the previous run:
==> flow/design.v <==
`default_nettype none
`timescale 1ns / 1ps
module mul #(
    WIDTH=25,   
    FBITS=20    
    )(
    input wire signed [WIDTH-1:0] a,    
    input wire signed [WIDTH-1:0] b,    
    output reg signed [WIDTH-1:0] val   
    );
    localparam IBITS = WIDTH - FBITS;     
    localparam MSB = 2*WIDTH - IBITS - 1;  
    localparam LSB = WIDTH - IBITS;        
    localparam HALF = {1'b1, {FBITS-1{1'b0}}}; 
    reg sig_diff;   
    reg signed [WIDTH-1:0] a1, b1;   
    reg signed [WIDTH-1:0] prod_t;   
    reg signed [2*WIDTH-1:0] prod;   
    reg [FBITS-1:0] rbits;           
    reg round;   
    reg even;    
    reg signed [WIDTH-1:0] u_result;    
    always @(*) begin
        sig_diff = a[WIDTH-1] ^ b[WIDTH-1];
        a1 = a[WIDTH-1] ? -a : a;    
        b1 = b[WIDTH-1] ? -b : b;    
        prod = a1 * b1;  
        prod_t = prod[MSB:LSB];  
        rbits  = prod[FBITS-1:0];  
        round  = prod[FBITS-1];    
        even  = ~prod[FBITS];      
         u_result = (round && !(even && rbits == HALF)) ? prod_t + 25'b1 : prod_t;  
         val = sig_diff ? -u_result : u_result;
        end
endmodule
`timescale 1ns / 1ps
 module random(
  output wire [31:0] out,
  input wire clk,  
  input wire reset,
  input wire request        
  ); 
  parameter [31:0] mod = 32'b1000_0000_0000_0000_0000_0000_0000_0000;  
  parameter [31:0] a = 32'd22695477;    
  parameter [31:0] c = 32'b1;            
  reg [31:0] temp;              
  reg [63:0] temp1;             
  reg [31:0] temp2;             
  reg [31:0] temp_out;          
  reg [1:0] state;              
always @(posedge clk) begin
        if(state == 2'b00)
            temp1 <= temp * a + c;   
        else if(state == 2'b01)
            temp2 <= temp1 % mod;    
end
always @(posedge clk or posedge reset) begin
        if (reset) begin
            temp <= 32'd13;
            state <= 2'b00;
            temp_out <= 32'd0;
        end
        else begin
            if(state == 2'b00) begin 
                state <= 2'b01;
            end
            else if(state == 2'b01) begin
                state <= 2'b10;
            end
            else begin
                temp <= temp2;         
                if(request) 
                    state <= 2'b00;    
            end
            if (request)
                temp_out <= temp2;
        end
end
assign out = temp_out;
 endmodule
`default_nettype none
`timescale 1ns / 1ps
module barnsley #(
    FP_WIDTH=25,    
    FP_INT=5       
    ) (
    input  wire clk,                                     
    input wire reset,                                    
    output wire [19:0] iter_max,                          
    input wire iter_change,                              
    output reg done,                                     
    output wire complete,                                
    output reg signed [FP_WIDTH-1:0] xn,                 
    output reg signed [FP_WIDTH-1:0] yn
    );
    reg signed [FP_WIDTH-1:0] mul_a_1, mul_b_1, mul_a_2, mul_b_2;
    wire signed [FP_WIDTH-1:0] mul_val_1, mul_val_2;
    mul #(.WIDTH(FP_WIDTH), .FBITS(FP_WIDTH - FP_INT)) mul_inst_0 (
        /*verilator lint_on PINCONNECTEMPTY*/
        .a(mul_a_1),
        .b(mul_b_1),
        .val(mul_val_1)
    );
    mul #(.WIDTH(FP_WIDTH), .FBITS(FP_WIDTH - FP_INT)) mul_inst_1 (
        /*verilator lint_on PINCONNECTEMPTY*/
        .a(mul_a_2),
        .b(mul_b_2),
        .val(mul_val_2)
    );
    wire [31:0] random_out;
    random random_inst(.out(random_out), .clk(clk), .reset(reset), .request(done) );
    reg [19:0] n;
    reg signed [FP_WIDTH-1:0] x;
    reg signed [FP_WIDTH-1:0] y;
    reg [3:0] state;  
    reg [19:0] iter_value;
    reg iter_reg;
    wire iter_button;
    always @(posedge clk) 
    begin
        iter_reg <= iter_change;
    end
    assign iter_button = iter_change & ~iter_reg;
    localparam signed [FP_WIDTH-1:0] FP_0_16 = 25'b0000000101000111101011100;  
    localparam signed [FP_WIDTH-1:0] FP_0_15 = 25'b0000000100110011001100110;  
    localparam signed [FP_WIDTH-1:0] NFP_0_15 = 25'b1111111011001100110011010;  
    localparam signed [FP_WIDTH-1:0] FP_0_85 = 25'b0000011011001100110011001;  
    localparam signed [FP_WIDTH-1:0] FP_0_04 = 25'b0000000001010001111010111;   
    localparam signed [FP_WIDTH-1:0] NFP_0_04 = 25'b1111110011001100110011010;  
    localparam signed [FP_WIDTH-1:0] FP_0_2  = 25'b0000000110011001100110011;   
    localparam signed [FP_WIDTH-1:0] FP_0_23 = 25'b0000000111010111000010100;  
    localparam signed [FP_WIDTH-1:0] FP_0_22 = 25'b0000000111000010100011110;  
    localparam signed [FP_WIDTH-1:0] FP_0_24 = 25'b0000000111101011100001010;  
    localparam signed [FP_WIDTH-1:0] FP_0_26 = 25'b0000001000010100011110101;  
    localparam signed [FP_WIDTH-1:0] NFP_0_26 = 25'b1111110111101011100001011; 
    localparam signed [FP_WIDTH-1:0] FP_0_28 = 25'b0000001000111101011100001;  
    localparam signed [FP_WIDTH-1:0] FP_1_5  = 25'b0000110000000000000000000;  
    assign complete = (n >= iter_value);
    always @(posedge clk or posedge reset) 
    begin
        if (reset) 
            begin
                x <= 0;  y <= 0;
                xn <= 0; yn <= 0;
                n <= 0;  done <= 0;
                state <= 0;
                iter_value <= 1000;
            end
        else if (iter_button) 
            begin
                done <= 0;
                if (iter_value < 10000)
                    iter_value <= iter_value + 3000; 
            end
        else if (complete)
            done <= 0;
        else
            begin
                case (state)
                    4'b0000: 
                    begin
                        done <= 0;
                        state <= 4'b0001;
                    end
                    4'b0001: 
                    begin
                        done <= 0;
                        if (random_out < 32'd21474836)
                                xn <= 0;
                        else if (random_out < 32'd1846835936)
                            begin 
                                mul_a_1 <= x;
                                mul_b_1 <= FP_0_85;  
                                mul_a_2 <= y;
                                mul_b_2 <= FP_0_04;  
                            end
                        else if (random_out < 32'd1997159792)
                            begin 
                                mul_a_1 <= x;
                                mul_b_1 <= FP_0_2;  
                                mul_a_2 <= y;
                                mul_b_2 <= (FP_0_26);  
                            end
                        else 
                            begin
                                mul_a_1 <= x;
                                mul_b_1 <= (FP_0_15);  
                                mul_a_2 <= y;
                                mul_b_2 <= FP_0_28;  
                            end
                        state <= 4'b0010;
                    end
                    4'b0010: 
                    begin
                        done <= 0;
                        if (random_out < 32'd21474836)
                                xn <= 0;
                        else if (random_out < 32'd1846835936)
                            begin
                                xn <= mul_val_1 + mul_val_2; 
                            end
                        else if (random_out < 32'd1997159792)
                            begin 
                                xn <= mul_val_1 - mul_val_2; 
                            end
                        else 
                            begin
                                xn <= -mul_val_1 + mul_val_2;
                            end
                        state <= 4'b0011;
                    end
                    4'b0011: 
                    begin
                        done <= 0;
                        if (random_out < 32'd21474836)
                            begin
                                mul_a_1 <= FP_0_16;  
                                mul_b_1 <= y; 
                            end
                        else if (random_out < 32'd1846835936)
                            begin 
                                mul_a_1 <= x;
                                mul_b_1 <= (FP_0_04);  
                                mul_a_2 <= y;
                                mul_b_2 <= FP_0_85;  
                            end
                        else if (random_out < 32'd1997159792)
                            begin 
                                mul_a_1 <= x;
                                mul_b_1 <= FP_0_23;  
                                mul_a_2 <= y;
                                mul_b_2 <= FP_0_22;  
                            end
                        else 
                            begin
                                mul_a_1 <= x;
                                mul_b_1 <= FP_0_26;  
                                mul_a_2 <= y;
                                mul_b_2 <= FP_0_24;  
                            end
                        state <= 4'b0100;
                    end 
                    4'b0100: 
                    begin
                        done <= 0;
                        if (random_out < 32'd21474836)
                            begin
                                yn <= mul_val_1;
                            end
                        else if (random_out < 32'd1846835936) 
                            begin 
                                yn <= -mul_val_1 + mul_val_2 + FP_1_5;
                            end
                        else if (random_out < 32'd1997159792)
                            begin 
                                yn <= mul_val_1 + mul_val_2 + FP_1_5;
                            end
                        else 
                            begin
                                yn <= mul_val_1 + mul_val_2;
                            end
                        state <= 4'b0101;
                    end                     
                    4'b0101:
                    begin
                        x <= xn;
                        y <= yn;
                        n <= n + 1;
                        done <= 1;
                        state <= 4'b0000;
                    end
                endcase
            end
    end
    assign iter_max = iter_value;
endmodule
clock: 11.9 ns
lec_check: 0
abc_area: 1
cap_margin: 15
core_margin: 2
core_utilization: 71
cts_cluster_size: 37
slew_margin: 20
run.sh (not shown) runs the stock make flow with config.mk's settings and CLKGATE_MAP_FILE=.
Every stage of the previous run finished as expected; the final checks, on the other hand, flagged setup timing, which means the layout fails.
The inputs of the current run differ from those of the previous run as listed below.
- swapping 37 for 99 in CTS_CLUSTER_SIZE
- putting TNS_END_PERCENT at 10 where nothing was set
- swapping 15 for 20 in CAP_MARGIN
- putting PLACE_DENSITY at 0.36 where nothing was set
- swapping 71 for 72 in CORE_UTILIZATION
- swapping 11.9 for 9.61 in the clock period (ns, I/O delays scaled along)
[summary]
From the logs: the previous run reached the end of the flow and failed the layout checks with setup timing.
The current run: it failed during global routing, and the tool reported GRT-0232.
Summary of the comparison: standard-cell row count is lower in the current run, relative to the previous run.
Per the comparison of the current run with the previous run, post-synth area from yosys stat saw little to no change, sequential element share of the synthesized area saw little to no change, post-CTS setup buffer count saw an increase, detailed placer's ending HPWL saw an increase.
Going from the previous run to the current run, area of the core region -1.6%, vertical die dimension -about 0.7%, post-place setup slack -2.11 ns, routability-driven placement congestion ratio -about 3%.
The current run -> the previous run: number of levels in the clock H-tree delta 0, exact match
The current run has die area below what the previous run had.
